==> branch indigo: inputs <==
## Final_Project
module Final_Project(reset,sw1,sw2,sw3,sw4,FPGA_clk,dot_row,dot0_col,dot1_col,
							out1, out2, out3, out4, out5, out6);
make LEC_CHECK=0 CAP_MARGIN=20 CELL_PAD_IN_SITES_GLOBAL_PLACEMENT=2 CORE_MARGIN=2 CORE_UTILIZATION=40 GPL_ROUTABILITY_DRIVEN=0 GPL_TIMING_DRIVEN=0 SLEW_MARGIN=10 finish   # period 10.0 ns
run.sh (not shown) runs the stock make flow with config.mk's settings and CLKGATE_MAP_FILE=.
==> branch raven: changes against branch indigo <==
- ABC_AREA: default -> 1
- CELL_PAD_IN_SITES_GLOBAL_PLACEMENT: 2 -> default
- CORE_UTILIZATION: 40 -> 68
- CTS_CLUSTER_DIAMETER: default -> 210
- GPL_ROUTABILITY_DRIVEN: 0 -> default
- GPL_TIMING_DRIVEN: 0 -> 1
- MAX_ROUTING_LAYER: default -> met4
- SLEW_MARGIN: 10 -> 5
- TNS_END_PERCENT: default -> 80
==> flow/constraint.sdc (replaced) <==
create_clock -name core_clock -period 4.15 [get_ports {FPGA_clk}]
set_input_delay 0.8300 -clock core_clock [delete_from_list [all_inputs] [get_ports {FPGA_clk}]]
set_output_delay 0.8300 -clock core_clock [all_outputs]
set_load 0.01 [all_outputs]
==> comparison table <==
quantity                                                          branch indigo               branch raven
AND/OR/NAND/NOR Cells, Area Fraction                                      28.8%                      41.2%
Post-synthesis instance area                                       0.0180 sq mm               0.0195 sq mm
Post-synthesis instance total                                              2398                       3192
Area share of xor/xnor cells in the synthesized design                    8.53%                      2.91%
Number of placed instances, taps included                                  3059                       3639
Complex Gates by Area                                                     19.9%                      14.0%
Setup Fix Bufs, Post-CTS                                                      0                         44
Synth Area per Inst                                                  7.49 sq um                 6.12 sq um
Pre-CTS worst setup slack                                               3.50 ns                  -0.210 ns
Placeable core area                                                0.0443 sq mm               0.0285 sq mm
Post-Synthesis Net Count                                                   2472                       3266
Result of the run                                       complete, no violations  aborted with a tool error
Failing step                                                                  -                    5_1_grt
Dpl hpwl                                                                42.5 mm                    41.8 mm


==> inputs of job 3003 <==
Final_Project again, from the RTL that the note above started with.
## Final_Project
module Final_Project(reset,sw1,sw2,sw3,sw4,FPGA_clk,dot_row,dot0_col,dot1_col,
							out1, out2, out3, out4, out5, out6);
export LEC_CHECK = 0
export ABC_AREA = 1
export CAP_MARGIN = 20
export CORE_MARGIN = 2
export CORE_UTILIZATION = 40
export GPL_ROUTABILITY_DRIVEN = 1
export GPL_TIMING_DRIVEN = 1
export MIN_ROUTING_LAYER = met1
export PLACE_DENSITY = 0.51
export SLEW_MARGIN = 5
export TNS_END_PERCENT = 70
create_clock -name core_clock -period 10.0 [get_ports {FPGA_clk}]
==> job 600: changes against job 3003 <==
ABC_AREA = default   (was 1)
CELL_PAD_IN_SITES_GLOBAL_PLACEMENT = 2   (was default)
HOLD_SLACK_MARGIN = 0.14   (was default)
MIN_ROUTING_LAYER = met2   (was met1)
PLACE_DENSITY = 0.66   (was 0.51)
SETUP_SLACK_MARGIN = -0.77   (was default)
SLEW_MARGIN = 10   (was 5)
TNS_END_PERCENT = default   (was 70)
==> job 4401: changes against job 3003 <==
CORE_UTILIZATION = 70   (was 40)
CTS_CLUSTER_DIAMETER = 201   (was default)
GPL_ROUTABILITY_DRIVEN = default   (was 1)
GPL_TIMING_DRIVEN = default   (was 1)
MIN_ROUTING_LAYER = default   (was met1)
PLACE_DENSITY = default   (was 0.51)
SLEW_MARGIN = 20   (was 5)
TNS_END_PERCENT = default   (was 70)
==> flow/constraint.sdc (replaced) <==
create_clock -name core_clock -period 4.22 [get_ports {FPGA_clk}]
set_input_delay 0.8440 -clock core_clock [delete_from_list [all_inputs] [get_ports {FPGA_clk}]]
set_output_delay 0.8440 -clock core_clock [all_outputs]
set_load 0.01 [all_outputs]
==> results.tsv <==
metric	value	unit
netlist_area	18000	um2
yosys-stat-area	18000	um2
vias_per_cell	7.92	
vias	23700	
rows	77	
comb_area_share	59.1	%
fin_area	20100	um2
power	2.44	mW
status	finished clean	
worstHoldStart	CLK.count6[0]	
largest_class	multi-input combinational cells	
(the above is from job 600)
==> results.tsv <==
metric	value	unit
vias	20600	
status	finished clean	
yosys-stat-area	19500	um2
timing.critical_path.cells	nor2_1, inv_1, ha_1, o21ai_1, nand2_2, nor2_4, nor2_1, nor2_1, nor2_1, nor3_2, nand2_2, nand2_1, nand2_1, clkinv_1, nand2_2, nand2_4, nand2_1, nand2_1, inv_1, ha_1, nor3_1, clkdlybuf4s50_1	
largest_class	multi-input combinational cells	
grt_pass1_vias	19300	
buffers	81	
num-multi-input-gates	2400	
fin_area	21700	um2
power.leakage	9.42	nW
netlist_area	19500	um2
yosys.area.top_type	dfxtp_1	
top_power_group	the clock network	
vias_per_cell	5.36	
rows	80	
comb_area_share	56.2	%
critPathBufInv	4	
(the above is from job 3003)
==> results.tsv <==
metric	value	unit
status	stopped before the end	
stop_stage	global routing (5_1_grt)	
error	[ERROR GRT-0232] Routing congestion too high. Check the congestion heatmap in the GUI.	
synthFlopType	dfxtp_1	
rows	61	
ys_types	59	
yosys-stat-area	19500	um2
overflow	322	
netlist_area	19500	um2
portBuffers	71	
core	27600	um2
dieArea	29300	um2
clockBufferDepth	3	
placed_area	20900	um2
top_logic_kind	simple AND/OR/NAND/NOR gates	
root_buffer	clkbuf_16	
synth.area.mux_share	0	%
met3_usage	55.0	%
place_congestion	1.02	
(the above is from job 4401)


==> run B <==
Final_Project again, from the RTL that the note above started with.
clock: 12.3 ns
lec_check: 0
cap_margin: 20
core_aspect_ratio: 1.23
core_margin: 2
core_utilization: 42
cts_cluster_diameter: 210
gpl_routability_driven: 0
gpl_timing_driven: 0
hold_slack_margin: 0.09
max_routing_layer: met4
place_density_lb_addon: 0.02
slew_margin: 20
tns_end_percent: 80
==> inputs of run R, as changes to run B <==
- ABC_AREA: default -> 1
- CORE_ASPECT_RATIO: 1.23 -> default
- CORE_UTILIZATION: 42 -> 70
- CTS_CLUSTER_DIAMETER: 210 -> default
- GPL_ROUTABILITY_DRIVEN: 0 -> default
- GPL_TIMING_DRIVEN: 0 -> default
- HOLD_SLACK_MARGIN: 0.09 -> default
- MAX_ROUTING_LAYER: met4 -> default
- PLACE_DENSITY_LB_ADDON: 0.02 -> default
- TNS_END_PERCENT: 80 -> default
==> flow/constraint.sdc (replaced) <==
create_clock -name core_clock -period 4.78 [get_ports {FPGA_clk}]
set_input_delay 0.9560 -clock core_clock [delete_from_list [all_inputs] [get_ports {FPGA_clk}]]
set_output_delay 0.9560 -clock core_clock [all_outputs]
set_load 0.01 [all_outputs]
==> inputs of run Y, as changes to run B <==
- CORE_ASPECT_RATIO: 1.23 -> default
- CORE_UTILIZATION: 42 -> 68
- GPL_ROUTABILITY_DRIVEN: 0 -> default
- GPL_TIMING_DRIVEN: 0 -> 1
- HOLD_SLACK_MARGIN: 0.09 -> default
- PLACE_DENSITY_LB_ADDON: 0.02 -> default
==> flow/constraint.sdc (replaced) <==
create_clock -name core_clock -period 4.86 [get_ports {FPGA_clk}]
set_input_delay 0.9720 -clock core_clock [delete_from_list [all_inputs] [get_ports {FPGA_clk}]]
set_output_delay 0.9720 -clock core_clock [all_outputs]
set_load 0.01 [all_outputs]
==> results <==
quantity	run B	run Y	run R
Result of the run	timing/DRC/antenna clean	finished with violations	finished with violations
Reasons for failing layout checks	-	negative setup slack	negative setup slack
All-layer global routing usage	24.7%	36.2%	38.3%
Worst hold slack across all endpoints	0.463 ns	0.473 ns	0.468 ns
Combined buffer and inverter count along the critical path	4	3	8
Count of placed standard cells in the final layout, fillers left out	3082	2791	3674
Routability congestion estimate from global placement	-	1.03	1.05
Routed wire length per instance	17.7 um	18.6 um	16.8 um
Total vias in the final route	17700	18200	22800
Power density of the placed cells	95.3 nW/um2	236 nW/um2	225 nW/um2
Sequential share of cell area	25.9%	25.8%	23.9%
Buffering overhead	6.35%	6.62%	5.37%
Met2 track demand over resource in global routing	41.2%	60.9%	65.6%
Net load switching power	0.000501 W	0.00118 W	0.00131 W
Inverter count of the layout excluding clock inverters	71	71	437
Part of the total power dissipated in the clock network	46.9%	45.8%	45.8%
Number of gates resized after CTS	0	51	67
Least setup slack across all paths after layout	4.94 ns	-0.0239 ns	-0.125 ns
Logic gate fraction of the total cell area	58.1%	59.5%	56.7%
Worst r2r dst	DOT.dot_row[3]	DOT.dot_row[1]	DOT.dot_row[1]
Synth Seq Share	29.3%	29.3%	26.9%
Port Buffers	68	71	71
Power and IR drop assume default switching activity.
